==> flow/design.v <==
`timescale 10ns / 1ns
`timescale 10ns / 1ns
module riscv_cpu(
	input  rst,
	input  clk,
	output reg [31:0] PC,
	output Inst_Req_Valid,
	input Inst_Req_Ack,
	input  [31:0] Instruction,
	input Inst_Valid,
	output Inst_Ack,
	output [31:0] Address,
	output MemWrite,
	output [31:0] Write_data,
	output [3:0] Write_strb,
	output MemRead,
	input Mem_Req_Ack,
	input  [31:0] Read_data,
	input Read_data_Valid,
	output Read_data_Ack
);
reg [31:0] IR ;
reg [31:0] MDR;
reg [31:0] PC_reg;
reg [31:0] ALU_reg;
reg [31:0] RF_reg1;
reg [31:0] RF_reg2;
wire RegWrite_Valid;
wire MemRead_Valid ;
wire MemWrite_Valid;
wire [31:0] ALUResult;
wire        zero     ;
wire [31:0] PCset   ;
wire [31:0] PCadd4  ;
wire [31:0] PCoffset;
wire [31:0] signextend_out;
wire [31:0] zeroextend_out;
wire [31:0] shiftleft2_out;
wire [31:0]sext;
wire [31:0]sext_b;
wire [31:0]sext_u;
wire [9:0]ALUOp;
wire [2:0]ALUSrcA;
wire [2:0]ALUSrcB;
wire [3:0]RegSrc;
wire [1:0]Branch;
wire      Reg_Write;   
wire      RegWrite;
wire      BranchPerf;
wire [7:0]MemSrc;
wire      DataRead; 
wire      PCWrite;
wire      IRWrite;
wire      PCSrc;
wire [4 :0] RF_waddr ;
wire [4 :0] RF_raddr1;
wire [4 :0] RF_raddr2;
wire        RF_wen   ;
wire [31:0] RF_wdata ;
wire [31:0] RF_rdata1;
wire [31:0] RF_rdata2;
wire [31:0] ALU_data1;
wire [31:0] ALU_data2;
wire [31:0] MemOutput;
wire [31:0] RegOutput;
wire IR_wen;
assign IR_wen = ~DataRead & IRWrite;
always @(posedge clk) 
begin
    IR <= IR_wen ? Instruction : IR;
end
always @(posedge clk) 
begin
    MDR <= DataRead ? Read_data : MDR;
end
always @(posedge clk) 
begin
    ALU_reg <= ALUResult;
end
always @(posedge clk) 
begin
    RF_reg1 <= RF_rdata1;
end
always @(posedge clk) 
begin
    RF_reg2 <= RF_rdata2;
end
always @(posedge clk) 
begin
    if(rst)
        PC_reg <= PC_reg;
    else
        PC_reg <= PC;
end
always@(posedge clk) 
begin
    if(rst)
         PC <= 32'd0;
    else                  
        PC <= (PCWrite | BranchPerf) ? PCset : PC;           
end
assign BranchPerf = (Branch[0] & zero) | (Branch[1] &~zero);
assign PCset = PCSrc ? ALUResult : ALU_reg; 
control Control(
    clk,
    rst,
    Inst_Req_Ack,
    IR,
    Inst_Valid,
    Mem_Req_Ack,
    Read_data_Valid,
    sext,
    sext_b,
    sext_u,    
    ALUOp,
    ALUSrcA,
    ALUSrcB,
    RegSrc,
    Branch,
    RegWrite,   
    MemSrc,
    Inst_Req_Valid,  
    Inst_Ack,
    MemRead,
    MemWrite, 
    Read_data_Ack,
    DataRead, 
    PCWrite,
    IRWrite,
    PCSrc
);
assign RF_waddr  = IR[11: 7];
assign RF_raddr1 = IR[19:15];
assign RF_raddr2 = IR[24:20];
assign RF_wen    = RegWrite ;
reg_file Reg_file(
    clk,
    rst,
    RF_waddr,
    RF_raddr1,
    RF_raddr2,
    RF_wen,
    RF_wdata,
    RF_rdata1,
    RF_rdata2
);
assign ALU_data1  = (ALUSrcA == 2'b01) ? PC      :
                    (ALUSrcA == 2'b10) ? PC-4    :
                                         RF_reg1 ; 
assign ALU_data2  = (ALUSrcB == 2'b01) ? sext     : 
                    (ALUSrcB == 2'b10) ? sext_b   :
                    (ALUSrcB == 2'b11) ? 32'd4    :
                                         RF_reg2;
alu ALU(
    ALU_data1,
    ALU_data2,
    ALUOp,
    zero,
    ALUResult
);
mem_operation MemOperation(
    MemSrc,
    MDR,
    RF_reg2,
    ALU_reg[1:0],
    MemOutput,
    RegOutput,
    Write_strb
);
assign Address    = {ALU_reg[31:2], 2'b00};
assign Write_data = RegOutput;
assign RF_wdata = RegSrc[0] ? MemOutput:
                  RegSrc[1] ? sext_u:
                  RegSrc[2] ? PC_reg:
                  RegSrc[3] ? ALU_reg:                 
                              ALU_reg;
endmodule
`timescale 10ns / 1ns
module control(
    input clk,
    input rst,
    input  Inst_Req_Ack,
    input  [31:0]inst,
    input  Inst_Valid,
    input  Mem_Req_Ack,
    input  Read_data_Valid,
    output [31:0]sext,
    output [31:0]sext_b,
    output [31:0]sext_u,        
    output [9:0]alu_op,
    output [2:0]alu_src_a,
    output [2:0]alu_src_b,
    output [3:0]reg_src,
    output [1:0]branch,
    output      reg_write,   
    output [7:0]mem_src,
    output Inst_Req_Valid,  
    output Inst_Ack,
    output MemRead,
    output MemWrite, 
    output Read_data_Ack,
    output data_read, 
    output pc_write,
    output ir_write,
    output pc_src
);
wire  [6:0]inst_6_0  ;
wire  [2:0]inst_14_12;
wire  [6:0]inst_31_25;
assign inst_6_0   = inst[6 : 0];
assign inst_14_12 = inst[14:12];
assign inst_31_25 = inst[31:25];
wire type_j;
wire type_r;
wire type_s;
wire type_b;
wire type_i;
wire type_u;
wire type_l;
wire type_ical ;
assign type_j = (inst_6_0==7'b1101111);
assign type_r = (inst_6_0==7'b0110011);
assign type_s = (inst_6_0==7'b0100011);
assign type_b = (inst_6_0==7'b1100011);
assign type_i =  type_l   | type_ical | inst_jalr;
assign type_u  =  inst_lui | inst_auipc;
assign type_ical = (inst_6_0==7'b0010011);
assign type_l    = (inst_6_0==7'b0000011);
wire inst_lui  ;
wire inst_auipc;
wire inst_jal  ;
wire inst_jalr ;
wire inst_beq  ;
wire inst_bne  ;
wire inst_blt  ;
wire inst_bge  ;
wire inst_bltu ;
wire inst_bgeu ;
wire inst_lb   ;
wire inst_lh   ;
wire inst_lw   ;
wire inst_lbu  ;
wire inst_lhu  ;
wire inst_sb   ;
wire inst_sh   ;
wire inst_sw   ;
wire inst_addi ;
wire inst_slti ;
wire inst_sltiu;
wire inst_xori ;
wire inst_ori  ;
wire inst_andi ;
wire inst_slli ;
wire inst_srli ;
wire inst_srai ;
wire inst_add  ;
wire inst_sub  ;
wire inst_sll  ;
wire inst_slt  ;
wire inst_sltu ;
wire inst_xor  ;
wire inst_srl  ;
wire inst_sra  ;
wire inst_or   ;
wire inst_and  ;
assign inst_lui   = (inst_6_0==7'b0110111  );
assign inst_auipc = (inst_6_0==7'b0010111);
assign inst_jal   = (type_j);
assign inst_jalr  = (inst_6_0==7'b1100111 & inst_14_12==3'b000 );
assign inst_beq   = (type_b & inst_14_12==3'b000  );
assign inst_bne   = (type_b & inst_14_12==3'b001  );
assign inst_blt   = (type_b & inst_14_12==3'b100  );
assign inst_bge   = (type_b & inst_14_12==3'b101  );
assign inst_bltu  = (type_b & inst_14_12==3'b110 );
assign inst_bgeu  = (type_b & inst_14_12==3'b111 );
assign inst_lb    = (type_l & inst_14_12==3'b000   );
assign inst_lh    = (type_l & inst_14_12==3'b001   );
assign inst_lw    = (type_l & inst_14_12==3'b010   );
assign inst_lbu   = (type_l & inst_14_12==3'b100  );
assign inst_lhu   = (type_l & inst_14_12==3'b101  );
assign inst_sb    = (type_s & inst_14_12==3'b000   );
assign inst_sh    = (type_s & inst_14_12==3'b001   );
assign inst_sw    = (type_s & inst_14_12==3'b010   );
assign inst_addi  = (type_ical & inst_14_12==3'b000 );
assign inst_slti  = (type_ical & inst_14_12==3'b010 );
assign inst_sltiu = (type_ical & inst_14_12==3'b011);
assign inst_xori  = (type_ical & inst_14_12==3'b100 );
assign inst_ori   = (type_ical & inst_14_12==3'b110  );
assign inst_andi  = (type_ical & inst_14_12==3'b111 );
assign inst_slli  = (type_ical & inst_14_12==3'b001 & inst_31_25==7'b0000000);
assign inst_srli  = (type_ical & inst_14_12==3'b101 & inst_31_25==7'b0000000);
assign inst_srai  = (type_ical & inst_14_12==3'b101 & inst_31_25==7'b0100000);
assign inst_add   = (type_r & inst_14_12==3'b000  & inst_31_25==7'b0000000);
assign inst_sub   = (type_r & inst_14_12==3'b000  & inst_31_25==7'b0100000);
assign inst_sll   = (type_r & inst_14_12==3'b001  & inst_31_25==7'b0000000);
assign inst_slt   = (type_r & inst_14_12==3'b010  & inst_31_25==7'b0000000);
assign inst_sltu  = (type_r & inst_14_12==3'b011 & inst_31_25==7'b0000000);
assign inst_xor   = (type_r & inst_14_12==3'b100  & inst_31_25==7'b0000000);
assign inst_srl   = (type_r & inst_14_12==3'b101  & inst_31_25==7'b0000000);
assign inst_sra   = (type_r & inst_14_12==3'b101  & inst_31_25==7'b0100000);
assign inst_or    = (type_r & inst_14_12==3'b110   & inst_31_25==7'b0000000);
assign inst_and   = (type_r & inst_14_12==3'b111  & inst_31_25==7'b0000000);
wire [9:0]alu_op_tmp     ;
wire [2:0]alu_src_a_tmp  ;
wire [2:0]alu_src_b_tmp  ;
wire [3:0]reg_src_tmp    ;
wire [1:0]branch_tmp     ;
wire      reg_write_tmp  ;    
wire [7:0]mem_src_tmp    ;
assign alu_op_tmp[0] = type_l     | type_s    | inst_jalr  |
                       inst_addi  | inst_add  | inst_jal   |
                       inst_auipc ;
assign alu_op_tmp[1] = inst_beq   | inst_bne  | inst_sub   ;
assign alu_op_tmp[2] = inst_blt   | inst_bge  | inst_slti  |
                       inst_slt   ;
assign alu_op_tmp[3] = inst_bltu  | inst_bgeu | inst_sltiu |
                       inst_sltu  ;
assign alu_op_tmp[4] = inst_andi  | inst_and  ;
assign alu_op_tmp[5] = inst_or    | inst_ori  ;
assign alu_op_tmp[6] = inst_xor   | inst_xori ;
assign alu_op_tmp[7] = inst_sll   | inst_slli ;
assign alu_op_tmp[8] = inst_srl   | inst_srli ;
assign alu_op_tmp[9] = inst_sra   | inst_srai ; 
assign alu_src_a_tmp = (inst_auipc | type_j) ? 2'b10: 2'b00;   
assign alu_src_b_tmp = (type_i | type_s | type_j | inst_auipc) ? 2'b01: 2'b00; 
assign branch_tmp[0] = inst_beq   | inst_bge  | inst_bgeu ;
assign branch_tmp[1] = inst_bne   | inst_blt  | inst_bltu ;
assign mem_src_tmp[0] = inst_lw   ;
assign mem_src_tmp[1] = inst_lb   ;
assign mem_src_tmp[2] = inst_lbu  ;
assign mem_src_tmp[3] = inst_lh   ;
assign mem_src_tmp[4] = inst_lhu  ;
assign mem_src_tmp[5] = inst_sw   ;
assign mem_src_tmp[6] = inst_sb   ;
assign mem_src_tmp[7] = inst_sh   ;
assign reg_write_tmp  = type_u | type_r | type_j | type_ical | inst_jalr | type_l;
assign reg_src_tmp[0] = type_l   ;
assign reg_src_tmp[1] = inst_lui ;
assign reg_src_tmp[2] = inst_jalr| type_j;
assign reg_src_tmp[3] = 1'b0;
wire [31:0]imm_i;
wire [31:0]imm_s;
wire [31:0]imm_b;
wire [31:0]imm_u;
wire [31:0]imm_j;
assign imm_i  = {{21{inst[31]}}, inst[30:20]};
assign imm_s  = {{21{inst[31]}}, inst[30:25], inst[11:7]};
assign imm_b  = {{20{inst[31]}}, inst[7], inst[30:25], inst[11:8], 1'b0};
assign imm_u  = {inst[31:12], 12'b0};
assign imm_j  = {{12{inst[31]}}, inst[19:12], inst[20], inst[30:21], 1'b0};
assign sext = ({32{type_i}} & {imm_i})
            | ({32{type_s}} & {imm_s})
            | ({32{type_b}} & {imm_b})
            | ({32{type_u}} & {imm_u})
            | ({32{type_j}} & {imm_j});
assign sext_b = imm_b;
assign sext_u = imm_u;
reg [3:0]current_state;
wire [3:0]next_state;
wire [ 3:0] IF_next;
wire [ 3:0] IW_next;
wire [ 3:0] ID_next;
wire [ 3:0] EX_next;  
wire [ 3:0] LD_next;
wire [ 3:0] RW_next;
wire [ 3:0] ST_next;
wire [ 3:0] WB_next;
assign IF_next    = (Inst_Req_Ack) ? 4'b0001: 4'b0000; 
assign IW_next    = (Inst_Valid)   ? 4'b0010: 4'b0001;  
assign ID_next    = 4'b0011;
assign EX_next    = (type_l) ? 4'b0110:
                    (type_s) ? 4'b0101:
                    (type_b) ? 4'b0000:
                               4'b0100;                                             
assign LD_next    = (Mem_Req_Ack)     ? 4'b0111: 4'b0110 ;
assign RW_next    = (Read_data_Valid) ? 4'b0100 : 4'b0111;
assign ST_next    = (Mem_Req_Ack)     ? 4'b0000 : 4'b0101 ;
assign WB_next    = 4'b0000;
assign next_state = (current_state == 4'b0000)  ? IF_next :
                    (current_state == 4'b0001)  ? IW_next :
                    (current_state == 4'b0010)  ? ID_next :
                    (current_state == 4'b0011)  ? EX_next :
                    (current_state == 4'b0110)  ? LD_next :
                    (current_state == 4'b0111) ? RW_next :
                    (current_state == 4'b0101)  ? ST_next :
                    (current_state == 4'b0100)  ? WB_next :
                                            4'b0000;
always@(posedge clk) begin     
    current_state <= (rst) ? 4'b1000 : next_state;
end
assign Inst_Req_Valid = (current_state == 4'b0000);    
assign Inst_Ack       = (current_state == 4'b0001 || current_state == 4'b1000);  
assign MemRead        = (current_state == 4'b0110);
assign MemWrite       = (current_state == 4'b0101);      
assign Read_data_Ack  = (current_state == 4'b0111);
assign alu_op    = (current_state == 4'b0000 || current_state == 4'b0010) ? 10'b0000000001:   
                   alu_op_tmp   ;
assign alu_src_a = (current_state == 4'b0000) ? 2'b01:
                   (current_state == 4'b0010) ? 2'b10:  
                   alu_src_a_tmp; 
assign alu_src_b = (current_state == 4'b0000) ? 2'b11:
                   (current_state == 4'b0010) ? 2'b10:
                   alu_src_b_tmp;
assign reg_src   = (current_state == 4'b0100) ? reg_src_tmp : 3'b0001;
assign branch    = (current_state == 4'b0000 || current_state == 4'b0001 || current_state == 4'b0010 || current_state == 4'b1000) ? 2'b0 : branch_tmp ;
assign mem_src   = (current_state == 4'b0000 || current_state == 4'b0001 || current_state == 4'b0010 || current_state == 4'b1000) ? 8'b0 : mem_src_tmp;
assign reg_write = (current_state == 4'b0100) ? reg_write_tmp : 1'b0;
assign data_read = (current_state == 4'b0111 && Read_data_Ack && Read_data_Valid);  
assign pc_write  = (current_state == 4'b0000 && Inst_Req_Ack  && Inst_Req_Valid || current_state == 4'b0011 && (type_j || inst_jalr));
assign ir_write  = (current_state == 4'b0001 && Inst_Valid && Inst_Ack);     
assign pc_src    = (current_state == 4'b0000 || current_state == 4'b0011 && (type_j || inst_jalr));
endmodule
`timescale 10ns / 1ns
module alu(
    input [32 - 1:0] A,
    input [32 - 1:0] B,
    input [9:0] alu_op,
    output Zero,
    output [32 - 1:0] Result
);
wire alu_add ;    
wire alu_sub ;    
wire alu_slt ;    
wire alu_sltu;    
wire alu_and ;    
wire alu_or  ;    
wire alu_xor ;    
wire alu_sll ;    
wire alu_srl ;    
wire alu_sra ;    
assign alu_add  = alu_op[0];
assign alu_sub  = alu_op[1];
assign alu_slt  = alu_op[2];
assign alu_sltu = alu_op[3];
assign alu_and  = alu_op[4];
assign alu_or   = alu_op[5];
assign alu_xor  = alu_op[6];
assign alu_sll  = alu_op[7];
assign alu_srl  = alu_op[8];
assign alu_sra  = alu_op[9];
wire [31:0] add_sub_result; 
wire [31:0] slt_result; 
wire [31:0] sltu_result;
wire [31:0] and_result;
wire [31:0] or_result;
wire [31:0] xor_result;
wire [31:0] sll_result; 
wire [31:0] srl_result; 
wire [31:0] sra_result; 
wire [31:0] adder_a     ;
wire [31:0] adder_b     ;
wire [33:0] adder_result;
wire        adder_cin   ;
assign adder_a      = A;
assign adder_b      = (alu_sub | alu_slt) ? ~B : B;
assign adder_cin    = (alu_sub | alu_slt);
assign adder_result = {adder_a,adder_cin} + {adder_b,adder_cin};
assign add_sub_result = adder_result[32:1];
assign slt_result[31:1] = 31'b0;
assign slt_result[0]    = (A[31]  & ~B[31])
                        | ((A[31] ~^ B[31]) & adder_result[32]);
assign sltu_result[31:1] = 31'b0;
assign sltu_result[0]    = (A < B);                        
assign and_result = A & B;
assign or_result  = A | B;
assign xor_result = A ^ B;
assign sll_result = A << B[4:0];
assign sra_result = {{31{A[31]}}, 1'b0} << ~(B[4:0]) | A >> B[4:0];
assign srl_result = A >> B[4:0];
assign Zero     = ({Result} == 32'b0);
assign Result     = ({32{alu_add | alu_sub}} & add_sub_result)
                  | ({32{alu_slt          }} & slt_result    )
                  | ({32{alu_sltu         }} & sltu_result   )
                  | ({32{alu_and          }} & and_result    )
                  | ({32{alu_or           }} & or_result     )
                  | ({32{alu_xor          }} & xor_result    )
                  | ({32{alu_sll          }} & sll_result    )
                  | ({32{alu_sra          }} & sra_result    )
                  | ({32{alu_srl          }} & srl_result    );                                    
endmodule
`timescale 10ns / 1ns
module mem_operation(
    input  [7 :0]control_code,
    input  [31:0]mem_input,
    input  [31:0]reg_input,
    input  [1 :0]ea,    
    output [31:0]mem_output,
    output [31:0]reg_output,
    output [3 :0]write_strb
);
wire [31:0] lw_result ;
wire [31:0] lb_result ;
wire [31:0] lbu_result;
wire [31:0] lh_result ;
wire [31:0] lhu_result;
assign lw_result  = mem_input;
assign lb_result  = ({32{ea==2'b00}} & {{24{mem_input[ 7]}},mem_input[7 : 0]})
                  | ({32{ea==2'b01}} & {{24{mem_input[15]}},mem_input[15: 8]})
                  | ({32{ea==2'b10}} & {{24{mem_input[23]}},mem_input[23:16]})
                  | ({32{ea==2'b11}} & {{24{mem_input[31]}},mem_input[31:24]});
assign lbu_result = ({32{ea==2'b00}} & {{24'd0},mem_input[7 : 0]})
                  | ({32{ea==2'b01}} & {{24'd0},mem_input[15: 8]})
                  | ({32{ea==2'b10}} & {{24'd0},mem_input[23:16]})
                  | ({32{ea==2'b11}} & {{24'd0},mem_input[31:24]});
assign lh_result  = ({32{ea[1]==1'b0}} & {{16{mem_input[15]}},mem_input[15: 0]})               
                  | ({32{ea[1]==1'b1}} & {{16{mem_input[31]}},mem_input[31:16]});
assign lhu_result = ({32{ea[1]==1'b0}} & {{16'd0},mem_input[15: 0]})
                  | ({32{ea[1]==1'b1}} & {{16'd0},mem_input[31:16]});
assign mem_output = ({32{control_code[0]}} & lw_result )
                  | ({32{control_code[1]}} & lb_result )
                  | ({32{control_code[2]}} & lbu_result)
                  | ({32{control_code[3]}} & lh_result )
                  | ({32{control_code[4]}} & lhu_result); 
wire [3:0] sw_strb ;
wire [3:0] sb_strb ;
wire [3:0] sh_strb ;
assign sw_strb  = 4'b1111;
assign sb_strb  = ({4{ea==2'b00}} & 4'b0001)
                | ({4{ea==2'b01}} & 4'b0010)
                | ({4{ea==2'b10}} & 4'b0100)
                | ({4{ea==2'b11}} & 4'b1000);
assign sh_strb  = ({4{ea[1]==1'b0}} & 4'b0011)
                | ({4{ea[1]==1'b1}} & 4'b1100);
assign write_strb = ({4{control_code[5]}} & sw_strb )
                  | ({4{control_code[6]}} & sb_strb )
                  | ({4{control_code[7]}} & sh_strb );
wire [31:0] sw_result ;
wire [31:0] sb_result ;
wire [31:0] sh_result ;
assign sw_result  = reg_input;
assign sb_result  = ({32{ea[1:0]==2'b00}} & {24'd0,reg_input[ 7: 0]      })
                  | ({32{ea[1:0]==2'b01}} & {16'd0,reg_input[ 7: 0], 8'd0})
                  | ({32{ea[1:0]==2'b10}} & { 8'd0,reg_input[ 7: 0],16'd0})
                  | ({32{ea[1:0]==2'b11}} & {      reg_input[ 7: 0],24'd0});
assign sh_result  = ({32{ea[1]==1'b0 }} & {16'd0,reg_input[15: 0]})
                  | ({32{ea[1]==1'b1 }} & {reg_input[15: 0],16'd0});
assign reg_output = ({32{control_code[5]}} & sw_result )
                  | ({32{control_code[6]}} & sb_result )
                  | ({32{control_code[7]}} & sh_result );
endmodule
`timescale 10 ns / 1 ns
module reg_file(
	input clk,
	input rst,
	input [5 - 1:0] waddr,
	input [5 - 1:0] raddr1,
	input [5 - 1:0] raddr2,
	input wen,
	input [32 - 1:0] wdata,
	output [32 - 1:0] rdata1,
	output [32 - 1:0] rdata2
);
	reg [32-1:0] rf[32 - 1:0];
	assign rdata1=rf[raddr1];
	assign rdata2=rf[raddr2];
	always@(posedge clk)
	begin
	  	if(rst)
	  	begin
	  		rf[0]<=0;
			rf[1]<=0;
	  		rf[2]<=0;
			rf[3]<=0;
	  		rf[4]<=0;
			rf[5]<=0;
	  		rf[6]<=0;
			rf[7]<=0;
	  		rf[8]<=0;
			rf[9]<=0;
	  		rf[10]<=0;
			rf[11]<=0;
	  		rf[12]<=0;
			rf[13]<=0;
	  		rf[14]<=0;
			rf[15]<=0;
	  		rf[16]<=0;
			rf[17]<=0;
	  		rf[18]<=0;
			rf[19]<=0;
	  		rf[20]<=0;
			rf[21]<=0;
	  		rf[22]<=0;
			rf[23]<=0;
	  		rf[24]<=0;
			rf[25]<=0;
	  		rf[26]<=0;
			rf[27]<=0;
	  		rf[28]<=0;
			rf[29]<=0;
	  		rf[30]<=0;
			rf[31]<=0;															
		end
		else 
		begin
			if(wen==1&&waddr!=0)
			begin
				rf[waddr]<=wdata;
			end
		end
	end
endmodule
==> flow/run.sh <==
#!/bin/bash
# the make line also repeats each setting of config.mk as NAME=value (left out here)
make -C /OpenROAD-flow-scripts/flow DESIGN_CONFIG=/design/flow/config.mk WORK_HOME=/design/flow/orfs CLKGATE_MAP_FILE= finish
==> flow/config.mk <==
export PLATFORM = sky130hd
export DESIGN_NAME = riscv_cpu
export DESIGN_NICKNAME = riscv_cpu
export VERILOG_FILES = /design/flow/design.v
export SDC_FILE = /design/flow/constraint.sdc
export NUM_CORES = 4
export LEC_CHECK = 0
export CAP_MARGIN = 20
export CORE_MARGIN = 2
export CORE_UTILIZATION = 57
export CTS_CLUSTER_SIZE = 60
export HOLD_SLACK_MARGIN = 0.27
export PLACE_DENSITY_LB_ADDON = 0.04
export SETUP_SLACK_MARGIN = 0.83
export SLEW_MARGIN = 20
==> flow/constraint.sdc <==
create_clock -name core_clock -period 4.46 [get_ports {clk}]
set_input_delay 0.8920 -clock core_clock [delete_from_list [all_inputs] [get_ports {clk}]]
set_output_delay 0.8920 -clock core_clock [all_outputs]
set_load 0.01 [all_outputs]
==> results of run 1 <==
## metal layers
| layer | vias to the layer above | wire [µm] |
|---|---|---|
| met4 | 22 | 48100 |
| met1 | 31400 | 109000 |
| li1 | 24300 | - |
| met3 | 2690 | 63400 |
| met5 | - | 149 |
| met2 | 8100 | 154000 |
## area by class of cell
cell class,count,area (µm²)
Clock buffer,166,3330
Inverter,142,568
Multi-Input combinational cell,3833,35600
Clock inverter,63,795
Fill cell,7545,33600
Tap cell,1650,2060
Timing Repair Buffer,1509,13100
Sequential cell,1257,36400
Antenna cell,19,47.5
## timing repair
item	4_1_cts	5_1_grt
gates cloned	2	5
resized	394	282
setup endpoints to repair	777	1230
pin swaps	91	159
endpoints found under the hold margin	0	0
buffers inserted	72	53
## through the flow
stage | setup slack (ns) | total power [W] | std cells
after detailed placement | -2.52 | 0.0203 | 8258
after global placement | -2.43 | 0.0202 | 8258
after CTS | -1.90 | 0.0315 | 8561
after floorplan | -1.65 | 0.0165 | 5817
after global routing | -2.30 | 0.0328 | 8621
final | -2.17 | 0.0327 | 8639
==> run summary, run 1 <==
Flow results are below.

- The count of endpoints failing hold in the final timing report is 0, for reference.
- The area fraction in compound gates is a little under 8%, for reference.
- The first routing iteration left between 10,000 and 15,000 violations.
- The area fraction of the dominant cell type after synthesis is between 40% and 50%, for reference.
- The data required time of the worst path is around 5.1 ns, for reference.
- The worst relative slew slack is between 10% and 20%, for reference.
- The total overflow left after global routing is 0.
- The share of synthesized area occupied by flip-flops and latches is 50.4%, for reference.
- The library cell appearing most often on the critical path is a21oi_2, for reference.
- Setup repair after global routing could not meet its margin everywhere.
- According to the timing report, the arrival time at the worst endpoint equals 7.26 ns.
- The met2 track utilization from global routing is between 80% and 90%, for reference.
- The internal reg-to-reg setup slack is -2.17 ns, for reference.
- The die outline area is 129,000 µm², for reference.
- The post-synthesis chip area from yosys is around 70,000 µm², for reference.
- The number of global-route vias before repair is about 65,000, for reference.
- The net switching power is about 0.010 W, for reference.
- Measured along the x axis, the die boundary spans 360 µm.
- The worst hold-check slack is 0.518 ns, for reference.
- The reg-to-reg critical path endpoint is PC[1], for reference.
- Counting pins that exceed their max-slew limit in the final report gives 0.
- The number of cell instances after yosys synthesis is 5,784, for reference.
- The final core utilization is roughly 73%, for reference.
- The cell taking the most area after synthesis is edfxtp_1, for reference.
- The endpoint of the worst setup timing path is PC[1], for reference.
- In this run the power density over the cells is about 360 nW/µm².
- Nets still carrying antenna violations after routing amount to 0.
- The clock network is responsible for approximately 35% of the overall power.
- The fraction of the mapped netlist area in simple logic gates is 12.1%, for reference.
- The insertion delay at the late pin of the worst-skew pair is approximately 0.86 ns, for reference.
- Looking at the cell usage after synthesis, the top flip-flop cell is edfxtp_1.
- For reference, the most critical setup path is categorized as reg -> reg.
- Measured along the y axis, the die boundary spans 360 µm.
- Per the TritonCTS log, the buffer count is approximately 120.
- OpenROAD emitted warnings numbering roughly 100.
- The fraction of synthesis flops using an asynchronous set or reset pin is 0%, for reference.
- The startpoint of the worst setup timing path is PC[3], for reference.
- The synthesized cell area is around 72,000 µm², for reference.
- For this configuration, the core starts out at a cell density of between 50% and 60%.
- The number of cell rows is 130, for reference.
- The net count of the finished layout is 7,063, for reference.
- The worst-path cell with the longest stage delay is or4_4, for reference.
- The first global-routing pass estimated approximately 510 mm of wire.
- The worst-path maximum fanout is 5, for reference.
- In the post-route report, total wirelength is listed as 374 mm.
- The reasons given for failing layout checks are setup timing.
- The xor/xnor share of the synthesized area is less than 1%, for reference.
- Global routing consumed, on the met3 layer, between 20% and 30% of the routing resources.
- In this run, the combinational gates consume around a quarter of the power.
- The flow ran to the end, but the layout failed its checks.
- The total clock sinks is between 1,000 and 1,500, for reference.
- The total iterations of the first detailed-routing run is 11, for reference.
- In this run the static leakage power is roughly 34 nW.
- Cell internal power was estimated by the tool at 0.0226 W.
- The post-CTS clock slew at the launch and capture registers of the worst setup and hold paths is ~0.06 ns, for reference.
- For reference, the top logic cell family by area is multiplexers.
- The total global-route track usage is between 50 and 60%, for reference.
- In this run the layout overhead on the synthesized area is reported as 27.4%.
- The highest supply drop recorded on VDD is 0.467 mV.
- The sequential power reported by the tool is 0.0137 W.
- The switching share of power is about 31%, for reference.
- The routed design could run at a clock period as short as 6.63 ns.
- In this run, power in combinational logic comes to approximately 0.0077 W.
- Synthesis instantiated 108 different standard cells from the library.
- STA classifies the critical path endpoint as a flop.
- The number of remaining DRC errors is 0, for reference.
- The slew at the pin closest to its max-slew limit is approximately 1.2 ns, for reference.
- Clock network power for this build is around 0.011 W.
- The routed wire length per instance is 43.3 µm, for reference.
- The total of hold buffers inserted after clock tree synthesis is 0, for reference.
- The worst hold path startpoint is Control.current_state[8], for reference.
- Checking hold timing, the worst path is listed with class reg -> reg.
- STA classifies the critical path startpoint as a flop.
- Measured against the total synthesized area, the mux share comes to between 20% and 30%.
- The dominant power group is registers, for reference.
- The number of max-cap violations is 0, for reference.
- Summed over all nets, the half-perimeter wirelength after detailed placement is approximately 240 mm.
- The setup skew after layout is 0.146 ns, for reference.
- The global-route met1 utilization is between 60% and 70%, for reference.
- The number of cells on the worst reg-to-reg path is 29, for reference.
- The buffer cell driving the clock tree root is clkbuf_16, for reference.
- The part of the total power dissipated in sequential elements is around two fifths, for reference.
- The timing-limited maximum frequency is between 150 and 200 MHz, for reference.
- The placement report lists the number of port buffers as 172.
- Dividing the detail-routed via count by the number of cells gives 7.69.
- The largest net degree at the start of global routing is between 100 and 150, for reference.
- The depth of the CTS H-tree is 3, for reference.
- TritonCTS built the clock tree.
- The startpoint identified for the worst register-to-register timing path is PC[3].
- After synthesis, the most frequently instantiated cells are nor2_1, edfxtp_1, mux4_2.
- Synthesis handed over a netlist of approximately 5,800 instances.
- The final instance area is between 90,000 and 100,000 µm², for reference.
- The placeable core region is 126,000 µm², for reference.
- Counting along the longest clock path gives a buffer depth of 3.
- The number of antenna violations at the first check in global routing is 29, for reference.
- In this design, the stage delay of the slowest critical-path cell is about 0.57 ns.
- The number of enable-type register cells in the synthesized netlist is ~1,100, for reference.
- The global placer's final weighted congestion is between 1 and 1.5, for reference.
- The per-instance average area after synthesis is around 12 µm², for reference.
- The top-level port count is 175, for reference.
- The most frequently used library cell after synthesis is nor2_1.
- The post-synth register bit count is around 1,300.
- Yosys attributes the largest share of cell area to edfxtp_1, mux4_2, nor2_1.
- Summing the areas of all fa, ha and maj instances in the mapped netlist gives 2.24% of the synthesized area.
- Counting instances, the worst hold path has a depth of 2.
- The final count of negative-setup-slack endpoints is ~60, for reference.
- Dividing the final minimum period by the clock period gives 149%.
- Setup total negative slack on the finished layout was measured at -78.82 ns.
- For hold timing, the worst endpoint is Control.current_state[8].
- The depth of the critical timing path with buffers and inverters included is 29, for reference.
- The combined buffer and inverter count along the critical path is 6, for reference.
- Summing all placed instances gives a cell area of 84,000 µm².
- During synthesis, Yosys emitted a total of 3 warnings.
- In this design, the largest share of critical-path delay is due to simple AND/OR/NAND/NOR gates.
- The number of vias after detailed routing is between 60,000 and 70,000, for reference.
- The most used routing layer in global routing is met2, for reference.
- The worst setup margin is -2.17 ns, for reference.
==> inputs of run 2 (changes only) <==
ABC_AREA = 0   (was not set)
CAP_MARGIN = 25   (was 20)
CELL_PAD_IN_SITES_DETAIL_PLACEMENT = 1   (was not set)
CELL_PAD_IN_SITES_GLOBAL_PLACEMENT = 1   (was not set)
CORE_ASPECT_RATIO = 0.9   (was not set)
CORE_UTILIZATION = 59   (was 57)
CTS_CLUSTER_SIZE = 20   (was 60)
GPL_ROUTABILITY_DRIVEN = 0   (was not set)
HOLD_SLACK_MARGIN = -0.09   (was 0.27)
MAX_ROUTING_LAYER = met4   (was not set)
MIN_ROUTING_LAYER = met1   (was not set)
PLACE_DENSITY_LB_ADDON = 0.07   (was 0.04)
SETUP_SLACK_MARGIN = 0.53   (was 0.83)
TNS_END_PERCENT = 15   (was not set)
clock period = 5.8 ns   (was 4.46 ns; I/O delays follow)
==> run summary, run 2 <==
State of the implementation.

- The run stopped with a tool error.
- Per the run summary, the flow got no further than global routing.
- The tool reported: "[ERROR GRT-0116] Global routing finished with congestion. Check the congestion regions in the DRC Viewer".
- The initial standard-cell utilization of the core is 59.6%, for reference.
- The floorplan step defined a die boundary enclosing approximately 130,000 µm².
- The synthesized cell area is slightly above 70,000 µm², for reference.
- Multiplexer cells account for 22.5% of the synthesized area.
- In this run, synthesis produced a sequential element count of roughly 1,300.
- The total cell area at the placement stage is between 80,000 and 90,000 µm², for reference.
- In the synthesized netlist, the dominant kind of combinational cell is multiplexers.
- Counting along the longest clock path gives a buffer depth of 3.
- The synthesis report lists the most area-consuming cells as edfxtp_1, mux4_2, nor2_1.
- nor2_1 is the most common cell in the netlist.
- CTS built an H-tree with a depth of 4.
- In the synthesized netlist the dominant register cell turns out to be edfxtp_1.
- The synthesized netlist devotes 0.825% of its cell area to XOR and XNOR gates.
- The fraction of synthesis flops using an asynchronous set or reset pin is 0%, for reference.
- The buffer cell driving the clock tree root is clkbuf_16, for reference.
- In the global route stage, overall resource usage came out at 74.3%.
- The report lists the number of standard-cell rows as between 100 and 150.
- Of the total synthesized cell area, the portion taken by AND-OR and OR-AND cells is approximately 7.8%.
- The top-level port count is between 150 and 200, for reference.
- Yosys reports that the leading cell type by area covers between 40% and 50% of the netlist area.
- Counting the warning lines in the Yosys log gives 3.
- The total CTS buffers is between 100 and 150, for reference.
- Synthesis handed over a netlist of roughly 5,800 instances.
- The vertical extent of the die is roughly 340 µm, for reference.
- The total overflow left after global routing is 8.
- The number of cell instances after yosys synthesis is around 5,800, for reference.
- The placement report lists the number of port buffers as about 170.
- The half-perimeter wire length after placement is 231 mm, for reference.
- The share of the Yosys chip area taken by registers is 50.4%.
- The fraction of the mapped netlist area in simple logic gates is 12.1%, for reference.
- The total of hold buffers inserted after clock tree synthesis is 0, for reference.
- The setup slack after placement is -1.07 ns, for reference.
- The distinct cell type count after synthesis is 108, for reference.
- Per the post-synthesis stats, the area per cell is approximately 12 µm².
- By count the netlist is led by nor2_1, edfxtp_1, mux4_2.
- Per the synthesis report, the adder-cell share of the synthesized area is under 10%.
- In this run, synthesis inferred between 1,000 and 1,500 flip-flops with an integrated enable.
- The post-synthesis chip area from yosys is 72,200 µm², for reference.
- The die width is between 300 and 400 µm, for reference.
- The cell taking the most area after synthesis is edfxtp_1, for reference.
- The total clock sinks is between 1,000 and 1,500, for reference.
- The placeable core region is 121,000 µm², for reference.
[run 2: metal layers]
layer / track usage (%) / overflow
met1: 76.7 / 1
met4: 66.5 / 2
met5: - / -
met3: 55.6 / 2
met2: 89.7 / 3
[run 2: repair_timing]
item	4_1_cts
pin swaps	74
gates resized	157
buffers inserted	52
gates cloned	1
endpoints found under the setup margin	85
[run 2: per-stage QoR]
step / hold WS, ns / power [W] / setup TNS [ns] / instances
detailed placement: 0.487 / 0.0151 / -31.72 / 7930
floorplan: 0.442 / 0.0126 / -10.12 / 5817
CTS: 0.548 / 0.0244 / -20.28 / 8230
global placement: 0.468 / 0.0149 / -22.70 / 7929
==> inputs of run 3 (changes only) <==
ABC_AREA = not set   (was 0)
CAP_MARGIN = 40   (was 25)
CELL_PAD_IN_SITES_DETAIL_PLACEMENT = not set   (was 1)
CELL_PAD_IN_SITES_GLOBAL_PLACEMENT = 3   (was 1)
CORE_ASPECT_RATIO = 0.69   (was 0.9)
CORE_MARGIN = 4   (was 2)
CORE_UTILIZATION = 70   (was 59)
CTS_CLUSTER_SIZE = 62   (was 20)
GPL_ROUTABILITY_DRIVEN = not set   (was 0)
HOLD_SLACK_MARGIN = not set   (was -0.09)
MAX_ROUTING_LAYER = met5   (was met4)
PLACE_DENSITY_LB_ADDON = 0.23   (was 0.07)
SETUP_SLACK_MARGIN = not set   (was 0.53)
clock period = 9.13 ns   (was 5.8 ns; I/O delays follow)
==> run summary, run 3 <==
State of the implementation.

- The flow did not finish.
- The flow halted during global placement without I/O.
- The tool reported: "[ERROR FLW-0024] Place density exceeds 1.0 (current PLACE_DENSITY_LB_ADDON =  0.23). Please check if the value of  PLACE_DENSITY_LB_ADDON is between 0 and 0.99".
- The synthesized cell area is approximately 72,000 µm², for reference.
- The number of enable-type register cells in the synthesized netlist is 1,120, for reference.
- The fraction of synthesis flops using an asynchronous set or reset pin is 0%, for reference.
- In the synthesized netlist, the dominant kind of combinational cell is multiplexers.
- The most repeated cell in the gate-level netlist after synthesis is nor2_1, for reference.
- The vertical extent of the die is between 200 and 300 µm, for reference.
- The number of different library cells used by synthesis comes to 108.
- At the floorplan stage, the core utilization is reported as between 70% and 80%.
- For reference, the top cells by area after synthesis are edfxtp_1, mux4_2, nor2_1.
- Summed over all instances, the cell type with the most area after synthesis is edfxtp_1.
- After synthesis, the design contains between 5,000 and 6,000 cells according to Yosys.
- The xor/xnor share of the synthesized area is less than 1%, for reference.
- Ranked by instance count, the synthesized netlist is headed by nor2_1, edfxtp_1, mux4_2.
- The number of cell rows is ~97, for reference.
- The fraction of the mapped netlist area in simple logic gates is roughly 12%, for reference.
- The per-instance average area after synthesis is roughly 12 µm², for reference.
- Per the synthesis report, the adder-cell share of the synthesized area is ~2.2%.
- The area fraction of the dominant cell type after synthesis is between 40 and 50%, for reference.
- The post-synthesis chip area from yosys is 72,200 µm², for reference.
- The placeable core region is around 100,000 µm², for reference.
- The chip occupies 108,000 µm².
- The warning tally printed by Yosys for this design is 3.
- Per the post-synthesis report, the number of cells in the design is between 5,000 and 6,000.
- Measured against the total synthesized area, the mux share comes to 22.5%.
- The register bit count reported by yosys is 1,257, for reference.
- Summing the sequential cell areas from Yosys gives between 50% and 60% of the chip area.
- The dominant register cell in the synthesized netlist is edfxtp_1, for reference.
- In this run the horizontal extent of the chip is 395 µm.
- The area fraction in compound gates is between 7 and 8%, for reference.
==> inputs of run 4 (changes only) <==
ABC_AREA = 0   (was not set)
CAP_MARGIN = 25   (was 40)
CELL_PAD_IN_SITES_DETAIL_PLACEMENT = 2   (was not set)
CELL_PAD_IN_SITES_GLOBAL_PLACEMENT = not set   (was 3)
CORE_ASPECT_RATIO = 0.9   (was 0.69)
CORE_MARGIN = 2   (was 4)
CORE_UTILIZATION = 59   (was 70)
CTS_CLUSTER_SIZE = 68   (was 62)
GPL_ROUTABILITY_DRIVEN = 0   (was not set)
HOLD_SLACK_MARGIN = -0.09   (was not set)
MAX_ROUTING_LAYER = met4   (was met5)
PLACE_DENSITY_LB_ADDON = 0.07   (was 0.23)
SETUP_SLACK_MARGIN = 0.53   (was not set)
clock period = 5.8 ns   (was 9.13 ns; I/O delays follow)
==> run summary, run 4 <==
State of the implementation.

- The flow did not finish.
- The stage where the run ended is detailed placement, for reference.
- The tool reported: "[ERROR DPL-0033] detailed placement checks failed during check placement".
- The area fraction of the dominant cell type after synthesis is between 40% and 50%, for reference.
- For reference, the mux area share after synthesis is a little under a quarter.
- As logged by OpenROAD, the buffers inserted on ports number 172.
- The core region is between 100,000 and 150,000 µm².
- After synthesis, the largest family of logic cells by area is multiplexers.
- Of all flip-flops after synthesis, the portion carrying an async set or reset was 0%.
- For this run, the number of Yosys warnings is 3.
- The initialized floorplan defines 121 standard-cell rows.
- The synthesized netlist handed to floorplanning was reported with a cell count of around 5,800.
- The initial standard-cell utilization of the core is roughly three fifths, for reference.
- Counting instances in the post-synthesis netlist gives the leading cell types as nor2_1, edfxtp_1, mux4_2.
- The stat command in Yosys gives a chip area of 72,200 µm².
- The distinct cell type count after synthesis is approximately 110, for reference.
- The die is approximately 340 µm tall.
- Synthesis inferred 1,257 register bits.
- The fraction of the mapped netlist area in simple logic gates is between 10% and 20%, for reference.
- By area the synthesized netlist is led by edfxtp_1, mux4_2, nor2_1.
- The per-instance average area after synthesis is ~12 µm², for reference.
- The cell taking the most area after synthesis is edfxtp_1, for reference.
- Sequential elements use about 50% of the synthesized area.
- The synthesized cell area is 72,200 µm², for reference.
- The number of enable-type register cells in the synthesized netlist is 1,120, for reference.
- The die width is around 370 µm, for reference.
- After synthesis, the design contains slightly below 6,000 cells according to Yosys.
- In the synthesized netlist the dominant register cell turns out to be edfxtp_1.
- For reference, full adder, half adder and majority cells occupy 2.24% of the area reported after synthesis.
- The xor/xnor share of the synthesized area is 0.825%, for reference.
- Sorting the synthesis cell report by count puts at the top nor2_1.
- The area fraction in compound gates is 7.85%, for reference.
- The die outline area is 125,000 µm², for reference.
- The top-level port count is 175, for reference.
==> run 4: per-stage QoR <==
step	TNS, ns	cell area (µm²)	std cells	power [W]	hold slack, ns
after global placement	-21.21	80900	7875	0.0149	0.467
after floorplan	-10.12	72500	5817	0.0126	0.442
==> inputs of run 5 (changes only) <==
ABC_AREA = not set   (was 0)
CAP_MARGIN = 20   (was 25)
CELL_PAD_IN_SITES_DETAIL_PLACEMENT = not set   (was 2)
CORE_ASPECT_RATIO = not set   (was 0.9)
CORE_UTILIZATION = 65   (was 59)
CTS_CLUSTER_DIAMETER = 28   (was not set)
CTS_CLUSTER_SIZE = 37   (was 68)
GPL_ROUTABILITY_DRIVEN = not set   (was 0)
HOLD_SLACK_MARGIN = not set   (was -0.09)
MAX_ROUTING_LAYER = not set   (was met4)
MIN_ROUTING_LAYER = not set   (was met1)
PLACE_DENSITY_LB_ADDON = not set   (was 0.07)
SETUP_SLACK_MARGIN = 0.96   (was 0.53)
TNS_END_PERCENT = not set   (was 15)
clock period = 5.43 ns   (was 5.8 ns; I/O delays follow)
==> run summary, run 5 <==
State of the implementation.

- The run stopped with a tool error.
- The run ended at global routing.
- The tool reported: "[ERROR GRT-0116] Global routing finished with congestion. Check the congestion regions in the DRC Viewer".
- In this run the cell area of the synthesized design comes to 72,200 µm².
- The chip occupies 114,000 µm².
- The synthesized netlist has a Yosys-reported chip area of 72,200 µm².
- The instance count after placement with tap cells included is approximately 7,900, for reference.
- The biggest combinational cell group after synthesis is multiplexers, for reference.
- Counting instances in the post-synthesis netlist gives the leading cell types as nor2_1, edfxtp_1, mux4_2.
- The tree is rooted in a clkbuf_16.
- The global placer's final weighted congestion is about 1.2, for reference.
- The distinct cell type count after synthesis is 108, for reference.
- The fraction of the mapped netlist area in simple logic gates is ~12%, for reference.
- Per the placement log, port buffering inserted 172 buffers.
- Sequential cells were found to cover ~50% of the synthesized design area.
- In this run, the synthesized area fraction spent on xor and xnor cells is recorded as less than 1%.
- The setup slack after placement is -1.31 ns, for reference.
- The depth of the CTS H-tree is 4, for reference.
- By area the synthesized netlist is led by edfxtp_1, mux4_2, nor2_1.
- The cell taking the most area after synthesis is edfxtp_1, for reference.
- The number of buffers on the longest clock path is 3, for reference.
- The number of enable-type register cells in the synthesized netlist is 1,120, for reference.
- After floorplanning, the core was divided into ~120 placement rows.
- Summed over all layers, the global routing overflow is 1,265.
- By instance count, the leading cell after synthesis is nor2_1.
- Per the synth log, the flip-flop and latch total comes to about 1,300.
- The vertical extent of the die is between 300 and 400 µm, for reference.
- The per-instance average area after synthesis is 12.5 µm², for reference.
- The total CTS buffers is 233, for reference.
- Yosys stat counts 5,784 cells in the synthesized netlist.
- The cell count after synthesis is ~5,800, for reference.
- The dominant register cell in the synthesized netlist is edfxtp_1, for reference.
- After synthesis, the share of flip-flops with an asynchronous set or reset is 0%.
- The synthesized netlist devotes 2.24% of its cell area to adder and majority cells.
- After Yosys synthesis, AND-OR and OR-AND compound gates account for a little under 8% of the synthesized area.
- The top-level port count is approximately 180, for reference.
- The number of clock sinks came to 1,257.
- The floorplan step set the die width to 337 µm.
- The area fraction of the dominant cell type after synthesis is a little under half, for reference.
- Overall routing resource usage recorded by global route was roughly 90%.
- During synthesis, Yosys emitted a total of 3 warnings.
- According to the dpl log, the detail-placed design has an HPWL of between 200 and 250 mm.
- After synthesis, the share of cell area in mux cells is 22.5%.
- The initial utilization of the core area, before any placement, comes to approximately 65%.
- The placeable core region is around 110,000 µm², for reference.
==> run 5: per-stage QoR <==
stage	instance area (µm²)	TNS, ns	hold WS [ns]
2_1_floorplan	72600	-21.43	0.442
3_3_place_gp	82200	-38.75	0.463
3_5_place_dp	82300	-40.17	0.481
4_1_cts	92500	-38.12	0.515
==> run 5: routing by layer <==
layer	track usage, %	overflow
met3	82.7	122
met1	89.1	123
met5	67.8	34
met2	97.6	521
met4	91.0	465
==> run 5: what timing repair did <==
action	CTS
setup buffers	63
pin swaps	108
endpoints found under the setup margin	876
hold buffers	0
gates cloned	2
gates resized	322
==> inputs of run 6 (changes only) <==
CAP_MARGIN = 40   (was 20)
CELL_PAD_IN_SITES_DETAIL_PLACEMENT = 1   (was not set)
CORE_ASPECT_RATIO = 0.64   (was not set)
CORE_UTILIZATION = 59   (was 65)
CTS_CLUSTER_DIAMETER = not set   (was 28)
CTS_CLUSTER_SIZE = not set   (was 37)
GPL_ROUTABILITY_DRIVEN = 0   (was not set)
HOLD_SLACK_MARGIN = 0.16   (was not set)
MIN_ROUTING_LAYER = met1   (was not set)
SETUP_SLACK_MARGIN = 1.47   (was 0.96)
TNS_END_PERCENT = 70   (was not set)
clock period = 5.94 ns   (was 5.43 ns; I/O delays follow)
==> run summary, run 6 <==
State of the implementation.

- For reference, simple AND, OR, NAND and NOR cells occupy between 10% and 20% of the area reported after synthesis.
- For this design the top-level I/O count stands at between 150 and 200.
- The total cell area at the placement stage is about 81,000 µm², for reference.
- Sorting the synthesized cells by how often they occur yields nor2_1, edfxtp_1, mux4_2.
- The run ended at global routing.
- The first error in the log reads "[ERROR DRT-9419] Inst RF_reg1\[23\]$_DFF_P_ not found in insts_set_".
- Among the non-sequential cells, multiplexers take the most area.
- The count of yosys warnings during synthesis is 3, for reference.
- Including well taps, the total number of placed cells is between 7,000 and 8,000.
- The half-perimeter wire length after placement is around 240 mm, for reference.
- The placeable core region is 121,000 µm², for reference.
- The dominant register cell in the synthesized netlist is edfxtp_1, for reference.
- For this run, the register share of the synthesized area comes to 50.4%.
- The synthesized cell area is between 70,000 and 80,000 µm², for reference.
- At the floorplan stage, the core utilization is reported as 59.6%.
- The area fraction in full adders, half adders and majority gates is 2.24%, for reference.
- The H-tree was split into 3 levels.
- Sorting the synthesized cells by area gives the leading types as edfxtp_1, mux4_2, nor2_1.
- The cell count after synthesis is between 5,000 and 6,000, for reference.
- The clock passes through at most 3 buffers.
- The distinct cell type count after synthesis is 108, for reference.
- The tree is rooted in a clkbuf_16.
- The share of cell area taken by muxes after synthesis is a little under a quarter, for reference.
- The die width is 441 µm, for reference.
- The floorplan step defined a die boundary enclosing 125,000 µm².
- After synthesis, the chip area reported by Yosys is about 72,000 µm².
- In the synthesized netlist the async set-or-reset flop fraction comes to 0%.
- The number of cell instances after yosys synthesis is 5,784, for reference.
- Summed over its instances, the top area cell type makes up 46.6% of the synthesized netlist area.
- The run stopped with a tool error.
- Among all cell types in the netlist, the one instantiated most often is nor2_1.
- The total clock sinks is 1,257, for reference.
- CTS added clock buffers totalling ~120.
- The area fraction in compound gates is under 10%, for reference.
- The synthesized design contains 1,257 register bits.
- The per-instance average area after synthesis is 12.5 µm², for reference.
- The number of cell rows is around 100, for reference.
- The cell taking the most area after synthesis is edfxtp_1, for reference.
- The synthesized netlist devotes less than 1% of its cell area to XOR and XNOR gates.
- The tally of buffers added on design ports is ~170, for reference.
- From bottom edge to top edge, the die measures between 200 and 300 µm.
- Counting flops with a built-in enable in the synthesized netlist gives about 1,100.
## run 6: metrics by stage
step	util [%]	setup slack, ns
floorplan	-	-0.194
detailed placement	67.2	-0.996
CTS	72.1	-0.537
global placement	67.0	-0.678
## run 6: what timing repair did
item | in CTS
pin swaps | 83
cloned | 3
gates resized | 374
hold buffers | 0
buffers inserted | 75
setup endpoints to repair | 810
==> inputs of run 7 (changes only) <==
ABC_AREA = 1   (was not set)
CAP_MARGIN = 30   (was 40)
CELL_PAD_IN_SITES_DETAIL_PLACEMENT = 2   (was 1)
CELL_PAD_IN_SITES_GLOBAL_PLACEMENT = 3   (was not set)
CORE_ASPECT_RATIO = 1.35   (was 0.64)
CORE_MARGIN = 3   (was 2)
CORE_UTILIZATION = 68   (was 59)
GPL_ROUTABILITY_DRIVEN = not set   (was 0)
HOLD_SLACK_MARGIN = not set   (was 0.16)
MAX_ROUTING_LAYER = met5   (was not set)
MIN_ROUTING_LAYER = met2   (was met1)
PLACE_DENSITY = 0.4   (was not set)
SETUP_SLACK_MARGIN = not set   (was 1.47)
TNS_END_PERCENT = not set   (was 70)
clock period = 7.5 ns   (was 5.94 ns; I/O delays follow)
==> run summary, run 7 <==
State of the implementation.

- The flow did not finish.
- The flow stopped in global placement without I/O.
- The tool reported: "[ERROR GPL-0301] Utilization 154.722 % exceeds 100%".
- The initial standard-cell utilization of the core is between 60% and 70%, for reference.
- The synthesized design contains between 1,000 and 1,500 enable-type register cells.
- The die width is between 200 and 300 µm, for reference.
- After floorplanning, the core was divided into between 100 and 150 placement rows.
- The synthesized instance count is a little over 9,000.
- The per-instance average area after synthesis is about 8 µm², for reference.
- The cell area that synthesis handed to floorplanning was 74,600 µm².
- Per the synthesis report, the AND-OR/OR-AND share of the synthesized area is a little under a fifth.
- Yosys stat counts around 9,300 cells in the synthesized netlist.
- By area the synthesized netlist is led by edfxtp_1, nor2_1, o21ai_0.
- The commonest cells after synthesis are nor2_1, nand2_1, o21ai_0.
- The synthesis report names the predominant flop master as edfxtp_1.
- Summed over its instances, the top area cell type makes up approximately 45% of the synthesized netlist area.
- The synthesis report lists the Yosys warning total as 3.
- The share of synthesized area occupied by flip-flops and latches is roughly half, for reference.
- The fraction of the mapped netlist area in simple logic gates is around 22%, for reference.
- The distinct cell type count after synthesis is 63, for reference.
- Among the non-sequential cells, simple AND/OR/NAND/NOR gates take the most area.
- The register bit count reported by yosys is 1,257, for reference.
- Counting flops with an async set or reset pin after synthesis yields a share of 0%.
- According to the Yosys statistics, the synthesized design has a chip area of roughly 75,000 µm².
- Per the OpenROAD floorplan log, the height of the die is between 300 and 400 µm.
- Among all cell types in the netlist, the one instantiated most often is nor2_1.
- The cell taking the most area after synthesis is edfxtp_1, for reference.
- The die outline area is ~110,000 µm², for reference.
- After Yosys synthesis, XOR and XNOR cells account for 0.470% of the synthesized area.
- The region available for standard cell placement spans roughly 110,000 µm².
- The cell-mix breakdown from Yosys lists the adder-cell area share as 2.16%.
- The share of cell area taken by muxes after synthesis is 0.0671%, for reference.
==> inputs of run 8 (changes only) <==
ABC_AREA = not set   (was 1)
CAP_MARGIN = 0   (was 30)
CELL_PAD_IN_SITES_DETAIL_PLACEMENT = 0   (was 2)
CELL_PAD_IN_SITES_GLOBAL_PLACEMENT = not set   (was 3)
CORE_ASPECT_RATIO = not set   (was 1.35)
CORE_MARGIN = 2   (was 3)
CORE_UTILIZATION = 70   (was 68)
CTS_CLUSTER_SIZE = 38   (was not set)
HOLD_SLACK_MARGIN = 0.28   (was not set)
MAX_ROUTING_LAYER = not set   (was met5)
MIN_ROUTING_LAYER = met1   (was met2)
PLACE_DENSITY = not set   (was 0.4)
PLACE_DENSITY_LB_ADDON = 0.01   (was not set)
TNS_END_PERCENT = 70   (was not set)
clock period = 5.94 ns   (was 7.5 ns; I/O delays follow)
==> run summary, run 8 <==
State of the implementation.

- The run stopped with a tool error.
- The stage where the run ended is global routing, for reference.
- The tool reported: "[ERROR GRT-0232] Routing congestion too high. Check the congestion heatmap in the GUI".
- The half-perimeter wire length after placement is approximately 220 mm, for reference.
- The synthesized netlist devotes under 10% of its cell area to adder and majority cells.
- The post-synth count of flops with an enable pin is 1,120.
- The number of cell rows is about 120, for reference.
- The per-instance average area after synthesis is about 12 µm², for reference.
- The warning tally printed by Yosys for this design is 3.
- The most frequently used library cell after synthesis is nor2_1.
- The post-synthesis chip area from yosys is a little over 70,000 µm², for reference.
- Synthesis inferred about 1,300 register bits.
- By area the synthesized netlist is led by edfxtp_1, mux4_2, nor2_1.
- In the floorplan report the effective utilization is a little over two thirds.
- The synthesis run shows the most used standard cells to be nor2_1, edfxtp_1, mux4_2.
- Counting the buffers created by CTS gives 120.
- Per the OpenROAD floorplan log, the area of the die is approximately 110,000 µm².
- Per the Yosys statistics, synthesis produced roughly 5,800 cells.
- The cell sitting at the root of the clock tree is a clkbuf_16.
- The share of synthesized area occupied by flip-flops and latches is 50.4%, for reference.
- The placeable core region is a little over 100,000 µm², for reference.
- The synthesized design devotes to its leading area cell type 46.6% of total area.
- The cell count after synthesis is around 5,800, for reference.
- The fraction of the mapped netlist area in simple logic gates is about an eighth, for reference.
- Looking at the clock tree report, the H-tree level count equals 3.
- Hold repair after CTS inserted 0 buffers.
- The xor/xnor share of the synthesized area is less than 1%, for reference.
- The placement summary gives the final routability congestion estimate as ~1.2.
- The instance count after placement with tap cells included is approximately 7,600, for reference.
- In this run the count of I/O pins placed on the die edge is approximately 180.
- The fraction of synthesis flops using an asynchronous set or reset pin is 0%, for reference.
- The tally of buffers added on design ports is ~170, for reference.
- Among all flip-flop cells after synthesis, the most frequent one is edfxtp_1.
- The cell taking the most area after synthesis is edfxtp_1, for reference.
- After synthesis, the netlist uses roughly 110 different library cells.
- The remaining global-route overflow is a little over 100, for reference.
- The die width is around 330 µm, for reference.
- The cell-mix breakdown from Yosys lists the compound-gate area share as under 10%.
- The share of cell area taken by muxes after synthesis is between 20% and 30%, for reference.
- Counting along the longest clock path gives a buffer depth of 3.
- The total global-route track usage is between 70 and 80%, for reference.
- The total clock sinks is between 1,000 and 1,500, for reference.
- The die is about 330 µm tall.
- In this run the cell area of the synthesized design comes to 72,200 µm².
- For reference, the top logic cell family by area is multiplexers.
## run 8: timing repair
item                       4_1_cts
pin swaps                       44
hold endpoints to repair         0
resized                         83
cloned                           0
setup endpoints to repair       33
buffers inserted                41
## run 8: per-layer routing
metal / GRT usage, % / GRT overflow
met5: 39.8 / 0
met4: 73.9 / 45
met3: 69.4 / 6
met2: 91.6 / 49
met1: 81.6 / 3
## run 8: through the flow
step                hold WS (ns)  worst slack (ns)  cell area, µm²
global placement           0.469            -0.814           80300
floorplan                  0.442            -0.194           72500
CTS                        0.509            -0.403           85000
detailed placement         0.475            -0.957           80300
==> inputs of run 9 (changes only) <==
ABC_AREA = 1   (was not set)
CAP_MARGIN = 25   (was 0)
CELL_PAD_IN_SITES_DETAIL_PLACEMENT = 2   (was 0)
CORE_ASPECT_RATIO = 0.9   (was not set)
CORE_UTILIZATION = 59   (was 70)
CTS_CLUSTER_SIZE = 68   (was 38)
GPL_ROUTABILITY_DRIVEN = 0   (was not set)
HOLD_SLACK_MARGIN = 0.16   (was 0.28)
MAX_ROUTING_LAYER = met4   (was not set)
MIN_ROUTING_LAYER = met2   (was met1)
PLACE_DENSITY_LB_ADDON = 0.07   (was 0.01)
SETUP_SLACK_MARGIN = 0.53   (was not set)
TNS_END_PERCENT = 15   (was 70)
clock period = 5.8 ns   (was 5.94 ns; I/O delays follow)
==> run summary, run 9 <==
State of the implementation.

- The run stopped with a tool error.
- The stage where the run ended is detailed placement, for reference.
- The first error in the log reads "[ERROR DPL-0033] detailed placement checks failed during check placement".
- The number of cells reported by Yosys stat comes to 9,329.
- The area fraction of the dominant cell type after synthesis is between 40% and 50%, for reference.
- The share of cell area taken by muxes after synthesis is less than 1%, for reference.
- Summing every instance area after synthesis gives ~75,000 µm².
- Counting instances in the post-synthesis netlist gives the leading cell types as nor2_1, nand2_1, o21ai_0.
- The synthesized design contains about 1,100 enable-type register cells.
- The area fraction in compound gates is 18.6%, for reference.
- The cell-mix breakdown from Yosys lists the XOR/XNOR area share as less than 1%.
- Yosys mapped the design onto around 63 distinct sky130hd cell types.
- The die width is between 300 and 400 µm, for reference.
- The biggest combinational cell group after synthesis is simple AND/OR/NAND/NOR gates, for reference.
- Counting flops with an async set or reset pin after synthesis yields a share of 0%.
- By area the synthesized netlist is led by edfxtp_1, nor2_1, o21ai_0.
- After synthesis the netlist holds a flip-flop and latch count of 1,257.
- In this run the full chip footprint comes out at 129,000 µm².
- The count of yosys warnings during synthesis is 3, for reference.
- The initial standard-cell utilization of the core is 59.5%, for reference.
- The share of synthesized area occupied by flip-flops and latches is 48.8%, for reference.
- The top-level port count is 175, for reference.
- The area fraction in full adders, half adders and majority gates is roughly 2.2%, for reference.
- Per the OpenROAD floorplan log, the area of the core is between 100,000 and 150,000 µm².
- The vertical extent of the die is between 300 and 400 µm, for reference.
- Dividing the synthesized area by the synthesized cell count gives about 8.0 µm².
- The dominant register cell in the synthesized netlist is edfxtp_1, for reference.
- The tally of buffers added on design ports is 172, for reference.
- The post-synthesis chip area from yosys is 74,600 µm², for reference.
- The number of cell rows is ~120, for reference.
- The synthesized netlist handed to floorplanning was reported with a cell count of between 9,000 and 10,000.
- The most repeated cell in the gate-level netlist after synthesis is nor2_1, for reference.
- The fraction of the mapped netlist area in simple logic gates is a little over a fifth, for reference.
- Sorting the Yosys area breakdown by cell type puts at the top edfxtp_1.
[run 9: through the flow]
step / setup slack (ns) / cells
global placement: 0.390 / 10800
floorplan: 1.01 / 9362
==> inputs of run 10 (changes only) <==
CAP_MARGIN = 20   (was 25)
CELL_PAD_IN_SITES_DETAIL_PLACEMENT = not set   (was 2)
CORE_ASPECT_RATIO = not set   (was 0.9)
CORE_MARGIN = 9   (was 2)
CORE_UTILIZATION = 65   (was 59)
CTS_CLUSTER_DIAMETER = 23   (was not set)
CTS_CLUSTER_SIZE = 82   (was 68)
GPL_ROUTABILITY_DRIVEN = not set   (was 0)
HOLD_SLACK_MARGIN = 0.28   (was 0.16)
MIN_ROUTING_LAYER = not set   (was met2)
PLACE_DENSITY_LB_ADDON = not set   (was 0.07)
SETUP_SLACK_MARGIN = not set   (was 0.53)
SLEW_MARGIN = 10   (was 20)
TNS_END_PERCENT = not set   (was 15)
clock period = 11.7 ns   (was 5.8 ns; I/O delays follow)
==> run summary, run 10 <==
State of the implementation.

- The run stopped with a tool error.
- The stage where the run ended is global routing, for reference.
- The first error in the log reads "[ERROR GRT-0116] Global routing finished with congestion. Check the congestion regions in the DRC Viewer".
- After synthesis, flip-flops and latches occupy about half of the total area.
- Summed over all instances, the cell type with the most area after synthesis is edfxtp_1.
- In this run, the synthesized area fraction spent on and/or/nand/nor cells is recorded as 21.5%.
- By area the synthesized netlist is led by edfxtp_1, nor2_1, o21ai_0.
- Per the OpenROAD floorplan log, the height of the die is ~360 µm.
- The synthesis report names the predominant flop master as edfxtp_1.
- After synthesis, the largest family of logic cells by area is simple AND/OR/NAND/NOR gates.
- The total of hold buffers inserted after clock tree synthesis is 0, for reference.
- The horizontal die dimension reported for this design is approximately 360 µm.
- In this run the standard cell core region covers 113,000 µm².
- In this run the count of I/O pins placed on the die edge is 175.
- For this configuration, the core starts out at a cell density of between 60 and 70%.
- For this run, the total global-route usage over all layers was measured as between 70% and 80%.
- Per the placement report, the placed cell count is 10,500.
- The global route stage reports its total congestion overflow as 375.
- The area fraction of the dominant cell type after synthesis is between 40% and 50%, for reference.
- Per the CTS log, the buffer count on the longest clock path is 4.
- The report lists the number of cells resized after CTS as 0.
- The depth of the CTS H-tree is 5, for reference.
- The synthesized netlist devotes less than 1% of its cell area to XOR and XNOR gates.
- After Yosys synthesis, AND-OR and OR-AND compound gates account for a little under a fifth of the synthesized area.
- The fraction of synthesis flops using an asynchronous set or reset pin is 0%, for reference.
- The share of cell area taken by muxes after synthesis is less than 1%, for reference.
- In this run, CTS created clock tree buffers numbering between 300 and 400.
- The synthesized instance count is 9,329.
- The tally of buffers added on design ports is approximately 170, for reference.
- The area fraction in full adders, half adders and majority gates is ~2.2%, for reference.
- After synthesis, the chip area reported by Yosys is ~75,000 µm².
- The number of cell instances after yosys synthesis is about 9,300, for reference.
- The total clock sinks is around 1,300, for reference.
- The synthesized netlist contains 63 unique library cells.
- The global placer's final weighted congestion is 1.17, for reference.
- The die outline area is around 130,000 µm², for reference.
- After synthesis the netlist holds a flip-flop and latch count of 1,257.
- The synthesized cell area is 74,600 µm², for reference.
- Yosys printed 3 warnings.
- Looking at the post-CTS report, the setup buffer insertion count equals 0.
- The number of enable-type register cells in the synthesized netlist is 1,120, for reference.
- The per-instance average area after synthesis is ~8.0 µm², for reference.
- For this run the detailed placement stage logged an HPWL of 233 mm.
- The total cell area at the placement stage is around 77,000 µm², for reference.
- CTS placed an instance of clkbuf_16 at the clock tree root.
- The most repeated cell in the gate-level netlist after synthesis is nor2_1, for reference.
- Sorting the synthesized cells by how often they occur yields nor2_1, nand2_1, o21ai_0.
- After floorplanning, the core was divided into between 100 and 150 placement rows.
[run 10: metal layers]
| layer | overflow | global-route usage [%] |
|---|---|---|
| met5 | - | - |
| met2 | 122 | 88.5 |
| met3 | 43 | 67.0 |
| met1 | 42 | 79.7 |
| met4 | 168 | 69.7 |
[run 10: metrics by stage]
| step | setup WS, ns | utilization (%) | hold WS, ns | total power, W |
|---|---|---|---|---|
| 4_1_cts | 4.03 | 78.5 | 0.480 | 0.0164 |
| 3_3_place_gp | 4.17 | 68.0 | 0.471 | 0.00662 |
| 3_5_place_dp | 4.38 | 68.2 | 0.475 | 0.00665 |
| 2_1_floorplan | 6.10 | - | 0.445 | 0.00604 |
Power figures rest on the tool's default switching activity, not on a simulated workload.
